Setup of v59:
// cpu
module cpu(
	input clk,rst,
	output [9:0] instr_Addr,
	input [15:0] instr,
	output reg [8:0] data_Addr,
	output reg [15:0] write_data,
	input [15:0] read_data,
	output write_enable
    );
make LEC_CHECK=0 ABC_AREA=1 CAP_MARGIN=20 CELL_PAD_IN_SITES_DETAIL_PLACEMENT=1 CORE_MARGIN=2 CORE_UTILIZATION=40 CTS_CLUSTER_DIAMETER=228 GPL_ROUTABILITY_DRIVEN=0 GPL_TIMING_DRIVEN=0 HOLD_SLACK_MARGIN=0.17 MAX_ROUTING_LAYER=met4 MIN_ROUTING_LAYER=met2 PLACE_DENSITY_LB_ADDON=0.12 SLEW_MARGIN=20 TNS_END_PERCENT=75 finish   # period 165.0 ns
run.sh (not shown) runs the stock make flow with config.mk's settings and CLKGATE_MAP_FILE=.
v59 is listed as incomplete: the tool reported an error in global routing (5_1_grt) and the run ended there.
Inputs modified between v59 and v56:
==> flow/config.mk <==
export PLATFORM = sky130hd
export DESIGN_NAME = cpu
export DESIGN_NICKNAME = cpu
export VERILOG_FILES = /design/flow/design.v
export SDC_FILE = /design/flow/constraint.sdc
export NUM_CORES = 4
export LEC_CHECK = 0
export ABC_AREA = 1
export CAP_MARGIN = 5
export CORE_ASPECT_RATIO = 1.17
export CORE_MARGIN = 2
export CORE_UTILIZATION = 69
export CTS_CLUSTER_DIAMETER = 304
export CTS_CLUSTER_SIZE = 95
export PLACE_DENSITY = 0.38
export SLEW_MARGIN = 20
export TNS_END_PERCENT = 10
==> flow/constraint.sdc <==
create_clock -name core_clock -period 112.0 [get_ports {clk}]
set_input_delay 22.4000 -clock core_clock [delete_from_list [all_inputs] [get_ports {clk}]]
set_output_delay 22.4000 -clock core_clock [all_outputs]
set_load 0.01 [all_outputs]
==> comparison <==
The log for v56 ends in global routing (5_1_grt) with error GRT-0232, so the run never completed. v56 vs v59: number of placed instances, taps included up in v56. Pre-CTS worst setup slack in v56 is 6.39 ns higher than in v59. Comparing v56 and v59, the higher count of cells resized by post-cts repair was measured on v59. Summary: with v59 as the reference, width of the die in v56 moved down by more than a quarter. Min cell area after placement across v56 and v59: v59. Area of the core shrinks by more than a quarter when moving from v59 to v56. Number of enable flip-flop cells: v56 vs v59 identical. Relative to v59, number of clock buffers inserted by TritonCTS decreased by 24 in v56. From v59 to v56, async set or reset register ratio after synthesis did not move at all. Where post-detailed-placement half-perimeter wirelength is concerned, v59 is outperformed by v56. v59 has a higher total die size than v56.
--- input diff v56..v33 ---
==> flow/config.mk <==
export PLATFORM = sky130hd
export DESIGN_NAME = cpu
export DESIGN_NICKNAME = cpu
export VERILOG_FILES = /design/flow/design.v
export SDC_FILE = /design/flow/constraint.sdc
export NUM_CORES = 4
export LEC_CHECK = 0
export CAP_MARGIN = 20
export CORE_MARGIN = 2
export CORE_UTILIZATION = 58
export SLEW_MARGIN = 20
export TNS_END_PERCENT = 5
==> flow/constraint.sdc <==
create_clock -name core_clock -period 157.0 [get_ports {clk}]
set_input_delay 31.4000 -clock core_clock [delete_from_list [all_inputs] [get_ports {clk}]]
set_output_delay 31.4000 -clock core_clock [all_outputs]
set_load 0.01 [all_outputs]
## What came out
- Although it ran to completion, v33 produced a layout that fails the final checks because of setup timing.
- Summary: with v56 as the reference, cell area after placement in v33 moved down by a little under 10%.
- Diff v56 and v33: simple-gate share of the synthesized area lower in v33
- Taking v56 over v33, the number of placed instances with taps included ratio works out to 1.2.
- Relative to v56, die width increased by 51 um in v33.
- The area inside the core boundary in v33 sits 17000 um^2 above the value recorded for v56.
- [compare] base=v56 new=v33: number of setup buffers added after CTS -about 60%, synthesized-area fraction occupied by xor and xnor cells comparable.
Inputs modified between v33 and v29:
diff --git a/flow/config.mk b/flow/config.mk
--- a/flow/config.mk
+++ b/flow/config.mk
@@ -12 +11,0 @@
-export TNS_END_PERCENT = 5
## What came out
Summary of v29 over v33: number of detailed-routing iterations run before antenna repair rose by 3; count of buffers added by post-CTS timing repair for setup rose by 179; non-clock buffer count rose by 207; global-route usage over all layers rose by 0.61 points.
v29 vs. v33: area fraction of clock buffers and clock inverters was more or less identical, sequential standard cell area was more or less identical, post-route met1 wirelength was more or less identical.
[v29] flow finished | final checks: failed | reasons: capacitance limit, slew limit, setup timing

========
## run A
cpu again, from the RTL that the note above started with.
make LEC_CHECK=0 CAP_MARGIN=20 CORE_MARGIN=2 CORE_UTILIZATION=67 HOLD_SLACK_MARGIN=0.3 MAX_ROUTING_LAYER=met4 SLEW_MARGIN=20 TNS_END_PERCENT=5 finish   # period 154.0 ns
Run A did not finish; a tool error ended it in global routing (5_1_grt).
#### Input delta (run B over run A)
- changing CORE_UTILIZATION from 67 to 30
- removing MAX_ROUTING_LAYER (formerly met4)
- removing HOLD_SLACK_MARGIN (formerly 0.3)
- removing TNS_END_PERCENT (formerly 5)
- changing the clock period (ns, I/O delays scaled along) from 154.0 to 164.0
--- outcome ---
Run B finished all stages; the layout is clean. Changes observed in run B relative to run A: TritonCTS buffer count +3; buffer levels on the longest clock path stayed essentially flat. | core utilization at floorplan | higher: run A |. In run B, the count of instances resized after the clock tree is built came out 175 below the value in run A. Compared to run A, run B was floorplanned on a bigger die.
What run C does differently from run B at the input level:
- setting CTS_CLUSTER_DIAMETER to 340 for the first time
- changing CORE_UTILIZATION from 30 to 72
- setting CTS_CLUSTER_SIZE to 22 for the first time
- setting HOLD_SLACK_MARGIN to 0.29 for the first time
- setting ABC_AREA to 1 for the first time
- changing the clock period (ns, I/O delays scaled along) from 164.0 to 111.0
==> comparison <==
What ended run C was a tool error in global routing (5_1_grt); the run never finished. Number of cell rows, run C and run B: smaller value in run C. Cmp run C and run B / initial cell density of the core / higher: run C. Run C vs. run B: synthesized cell count up 17%; share of synthesized cell area in and, or, nand and nor gates has increased; adder and majority gate portion of the synthesized area saw a decrease; post-synthesis share of cell area spent on xor and xnor gates held steady. Cell count listed in synth_stat.txt: run C > run B. Summary: with run B as the reference, width of the die in run C moved down by more than a quarter.
Setup changes, run C to run D
- CTS_CLUSTER_SIZE changed from 22 to 95
- TNS_END_PERCENT newly set to 10
- HOLD_SLACK_MARGIN removed (was 0.29)
- PLACE_DENSITY newly set to 0.38
- CORE_ASPECT_RATIO newly set to 1.17
- CTS_CLUSTER_DIAMETER changed from 340 to 304
- CAP_MARGIN changed from 20 to 5
- CORE_UTILIZATION changed from 72 to 65
### Flow results
Diff run C -> run D: die area up 0.012 mm^2; xor/xnor cell area share of the yosys netlist level; count of mapped cells out of synthesis flat.
Run D — cell count after placement 1.2% higher, run C as reference
Synthesized area divided by synthesized cell count: run C vs run D identical
Count of standard-cell rows in run D is 17 above run C.
Of the two candidates, run C has the better area inside the core boundary and run D the worse one.
Run D never completed; the flow aborted with a tool error in global routing (5_1_grt).

========
cpu again, from the RTL that the note above started with.
export LEC_CHECK = 0
export ABC_AREA = 1
export CAP_MARGIN = 20
export CELL_PAD_IN_SITES_GLOBAL_PLACEMENT = 3
export CORE_ASPECT_RATIO = 0.96
export CORE_MARGIN = 6
export CORE_UTILIZATION = 53
export CTS_CLUSTER_DIAMETER = 366
export GPL_TIMING_DRIVEN = 1
export HOLD_SLACK_MARGIN = 0.16
export SLEW_MARGIN = 25
create_clock -name core_clock -period 162.0 [get_ports {clk}]
The starting point failed in global placement without I/O with GPL-0301.
Change:
- CAP_MARGIN: 20 -> 5
- CELL_PAD_IN_SITES_GLOBAL_PLACEMENT: 3 -> not set
- CORE_ASPECT_RATIO: 0.96 -> not set
- CORE_MARGIN: 6 -> 2
- CORE_UTILIZATION: 53 -> 71
- CTS_CLUSTER_DIAMETER: 366 -> 279
- CTS_CLUSTER_SIZE: not set -> 95
- GPL_TIMING_DRIVEN: 1 -> not set
- HOLD_SLACK_MARGIN: 0.16 -> not set
- PLACE_DENSITY: not set -> 0.37
- SLEW_MARGIN: 25 -> 20
- clock period: 162.0 -> 117.0 ns (I/O delays scaled with it)
The changed run stopped in global routing, error GRT-0232.
Die area went down by 28%.
Synthesized cell count is unchanged.
Area after synthesis is unchanged.
Change:
- CAP_MARGIN: 5 -> 20
- CORE_UTILIZATION: 71 -> 57
- CTS_CLUSTER_DIAMETER: 279 -> 225
- CTS_CLUSTER_SIZE: 95 -> 98
- PLACE_DENSITY: 0.37 -> not set
- PLACE_DENSITY_LB_ADDON: not set -> 0.0
- clock period: 117.0 -> 114.0 ns (I/O delays scaled with it)
After rerunning: The changed run did not get past global routing on GRT-0232; area after synthesis is unchanged; die area climbs by 24%; synthesized cell count stays the same.
Change:
- ABC_AREA: 1 -> not set
- CORE_UTILIZATION: 57 -> 40
- CTS_CLUSTER_DIAMETER: 225 -> not set
- CTS_CLUSTER_SIZE: 98 -> not set
- PLACE_DENSITY_LB_ADDON: 0.0 -> not set
- clock period: 114.0 -> 165.0 ns (I/O delays scaled with it)
What happened: With this change the flow ran to the end with no violations; synthesized area falls by 3.1%; synthesized cell count falls by 15%; die size grows by 38%.

========
Setup of yarrow:
cpu again, from the RTL that the note above started with.
Settings: LEC_CHECK=0, CAP_MARGIN=15, CORE_ASPECT_RATIO=1.2, CORE_MARGIN=2, CORE_UTILIZATION=72, CTS_CLUSTER_DIAMETER=45, CTS_CLUSTER_SIZE=33, GPL_TIMING_DRIVEN=1, MIN_ROUTING_LAYER=met1, SETUP_SLACK_MARGIN=-1.34, SLEW_MARGIN=20, TNS_END_PERCENT=5; clock period 110.0 ns.
FAIL yarrow @ global routing (5_1_grt): tool exited with error
The inputs of quartz differ from those of yarrow as listed below.
- SETUP_SLACK_MARGIN no longer set, was -1.34
- TNS_END_PERCENT no longer set, was 5
- HOLD_SLACK_MARGIN now 0.16, previously not set
- CTS_CLUSTER_SIZE now 23, was 33
- PLACE_DENSITY now 0.57, previously not set
- CORE_UTILIZATION now 23, was 72
- CAP_MARGIN now 40, was 15
- CTS_CLUSTER_DIAMETER now 153, was 45
- the clock period (ns, I/O delays scaled along) now 164.0, was 110.0
## What came out
quartz -> yarrow: yosys synthesis chip area delta 0, exact match. quartz: done, clean on timing, DRC and antenna. Diff yarrow -> quartz: number of instances in the synthesized netlist held steady, count of hold buffers inserted by post-cts repair held steady.
Here is what was changed in the inputs of garnet compared with quartz.
- CTS_CLUSTER_SIZE no longer set, was 23
- HOLD_SLACK_MARGIN no longer set, was 0.16
- CAP_MARGIN now 15, was 40
- CORE_UTILIZATION now 58, was 23
- SETUP_SLACK_MARGIN now -1.34, previously not set
- PLACE_DENSITY no longer set, was 0.57
- the clock period (ns, I/O delays scaled along) now 100.0, was 164.0
## What came out
garnet had finished all stages when the layout checks came back failing, citing setup timing.
Between garnet and quartz, the multi-input gate area in the final layout figures differ only marginally.
garnet against quartz: number of DRC markers after the initial detailed-route iteration increased by 75% relative to the old numbers, die size decreased by about 60% relative to the old numbers, flop share of the area decreased by 0.33 points relative to the old numbers, number of clock buffers in the layout increased by 16 relative to the old numbers.
The initial antenna violation count number comes out lower for quartz vs garnet.
Count of cells resized by post-cts repair ends up lower on quartz.
